==> exp/willow <==
==> flow/design.v <==
`timescale 1ns / 1ps
module FIR #
(
    parameter inbit = 11,		 
    parameter outbit = 23,		
    parameter n=32
)
(
    input rst,
    input clk,
    input wire signed [inbit-1:0] infix,
    output reg signed [outbit-1:0] outfix
);
reg signed [outbit-1:0] mul [0:31];
reg signed [outbit-1:0] add [0:30];
integer  i;
wire signed [outbit-1:0] sh1,sh2,sh3,sh5;
wire signed [outbit-1:0] w0,w1,w2,w3,w4,w5,w6,w7,w8,w9,w10,w11,w12,w13,w14;  
assign sh1 = infix<<1;
assign sh2 = infix<<2;
assign sh3 = infix<<3;
assign sh5 = infix<<5;
assign w0 = infix; 
assign w1 = sh1; 
assign w2 = -infix; 
assign w3 = -sh1-infix;	 
assign w4 = sh2;  
assign w5 = sh1+infix;  
assign w6 = -sh2-infix;	 
assign w7 = -sh2-sh1;	 
assign w8 =sh2+infix;	 
assign w9 = sh3+sh2;	 
assign w10 = -sh1;		 
assign w11 = -(infix<<4) - (sh2 + sh1);	 
assign w12 = -sh3-infix;			 
assign w13 = (sh5)+(sh3+sh2)+(sh1+infix);		 
assign w14 = (infix<<6)+(sh5+sh2)+(sh1+infix);		 
always @(posedge clk) begin
    if (rst) begin
		outfix <= 0;
    end else begin 
		outfix <= mul[0] +add[0];
	end
end
always @(posedge clk) begin
    if (rst) begin
        for(i=0;i<32;i=i+1)
			mul[i] <= 0;
    end else begin 
        mul[0] <= w0;
        mul[1] <= w1;
		mul[2] <= w2;
		mul[3] <= w3;
		mul[4] <=0;
		mul[5] <= w4;
		mul[6] <= w5;
		mul[7] <= w6;
		mul[8] <= w7;
		mul[9] <= w8;
		mul[10] <= w9;
		mul[11] <= w10;
		mul[12] <= w11;
		mul[13] <= w12;
		mul[14] <= w13;
		mul[15] <= w14;
		mul[16] <= w14;
		mul[17] <= w13;
		mul[18] <= w12;
		mul[19] <= w11;
		mul[20] <= w10;
		mul[21] <= w9;
		mul[22] <= w8;
		mul[23] <= w7;
		mul[24] <= w6;
		mul[25] <= w5;
		mul[26] <= w4;
		mul[27] <= 0;
		mul[28] <= w3;
		mul[29] <= w2;
		mul[30] <= w1;
		mul[31] <= w0;
    end
end
always @(posedge clk) begin
    if (rst) begin
        for(i=0;i<31;i=i+1)
			add[i] <= 0;
    end else begin 
        add[0] <= mul[1]+add[1];
        add[1] <= mul[2]+add[2];
		add[2] <= mul[3]+add[3];
		add[3] <= add[4];
		add[4] <= mul[5]+add[5];
		add[5] <= mul[6]+add[6];
		add[6] <= mul[7]+add[7];
		add[7] <= mul[8]+add[8];
		add[8] <= mul[9]+add[9];
		add[9] <= mul[10]+add[10];
		add[10] <= mul[11]+add[11];
		add[11] <= mul[12]+add[12];
		add[12] <= mul[13]+add[13];
		add[13] <= mul[14]+add[14];
		add[14] <= mul[15]+add[15];
		add[15] <= mul[16]+add[16];
		add[16] <= mul[17]+add[17];
		add[17] <= mul[18]+add[18];
		add[18] <= mul[19]+add[19];
		add[19] <= mul[20]+add[20];
		add[20] <= mul[21]+add[21];
		add[21] <= mul[22]+add[22];
		add[22] <= mul[23]+add[23];
		add[23] <= mul[24]+add[24];
		add[24] <= mul[25]+add[25];
		add[25] <= mul[26]+add[26];
		add[26] <= add[27];
		add[27] <= mul[28]+add[28];
		add[28] <= mul[29]+add[29];
		add[29] <= mul[30]+add[30];
		add[30] <= mul[31];
    end
end
endmodule
==> flow/run.sh <==
#!/bin/bash
# the make line also repeats each setting of config.mk as NAME=value (left out here)
make -C /OpenROAD-flow-scripts/flow DESIGN_CONFIG=/design/flow/config.mk WORK_HOME=/design/flow/orfs CLKGATE_MAP_FILE= finish
==> flow/config.mk <==
export PLATFORM = sky130hd
export DESIGN_NAME = FIR
export DESIGN_NICKNAME = FIR
export VERILOG_FILES = /design/flow/design.v
export SDC_FILE = /design/flow/constraint.sdc
export NUM_CORES = 4
export LEC_CHECK = 0
export CAP_MARGIN = 15
export CORE_MARGIN = 2
export CORE_UTILIZATION = 72
export CTS_CLUSTER_SIZE = 32
export SETUP_SLACK_MARGIN = 0.51
export SLEW_MARGIN = 20
==> flow/constraint.sdc <==
create_clock -name core_clock -period 2.87 [get_ports {clk}]
set_input_delay 0.5740 -clock core_clock [delete_from_list [all_inputs] [get_ports {clk}]]
set_output_delay 0.5740 -clock core_clock [all_outputs]
set_load 0.01 [all_outputs]
==> exp/violet (differences from exp/willow) <==
CAP_MARGIN = 20   (was 15)
CORE_UTILIZATION = 40   (was 72)
CTS_CLUSTER_SIZE = default   (was 32)
SETUP_SLACK_MARGIN = default   (was 0.51)
==> flow/constraint.sdc (replaced) <==
create_clock -name core_clock -period 4.2 [get_ports {clk}]
set_input_delay 0.8400 -clock core_clock [delete_from_list [all_inputs] [get_ports {clk}]]
set_output_delay 0.8400 -clock core_clock [all_outputs]
set_load 0.01 [all_outputs]
==> exp/raven (differences from exp/willow) <==
ABC_AREA = 1   (was default)
CAP_MARGIN = 20   (was 15)
CORE_UTILIZATION = 70   (was 72)
CTS_CLUSTER_DIAMETER = 358   (was default)
CTS_CLUSTER_SIZE = default   (was 32)
SETUP_SLACK_MARGIN = 0.27   (was 0.51)
==> flow/constraint.sdc (replaced) <==
create_clock -name core_clock -period 3.5 [get_ports {clk}]
set_input_delay 0.7000 -clock core_clock [delete_from_list [all_inputs] [get_ports {clk}]]
set_output_delay 0.7000 -clock core_clock [all_outputs]
set_load 0.01 [all_outputs]
==> comparison <==
In exp/violet the sequential share of layout area is higher than in exp/raven, by 3.4 points.
Against exp/violet, the clock skew of exp/raven is higher by 0.0053 ns.
exp/violet produced a clean layout. exp/willow did not get past global routing (5_1_grt). exp/raven ran to the end with no violations.
In exp/willow the synthesized area is lower than in exp/raven, by 15%.
Between exp/raven and exp/violet, the lower total power is in exp/violet (gap about 25%, measured against exp/violet).
In exp/violet the non-clock buffer count is lower than in exp/raven, by 8.
Power is estimated from default activity; no workload was simulated.
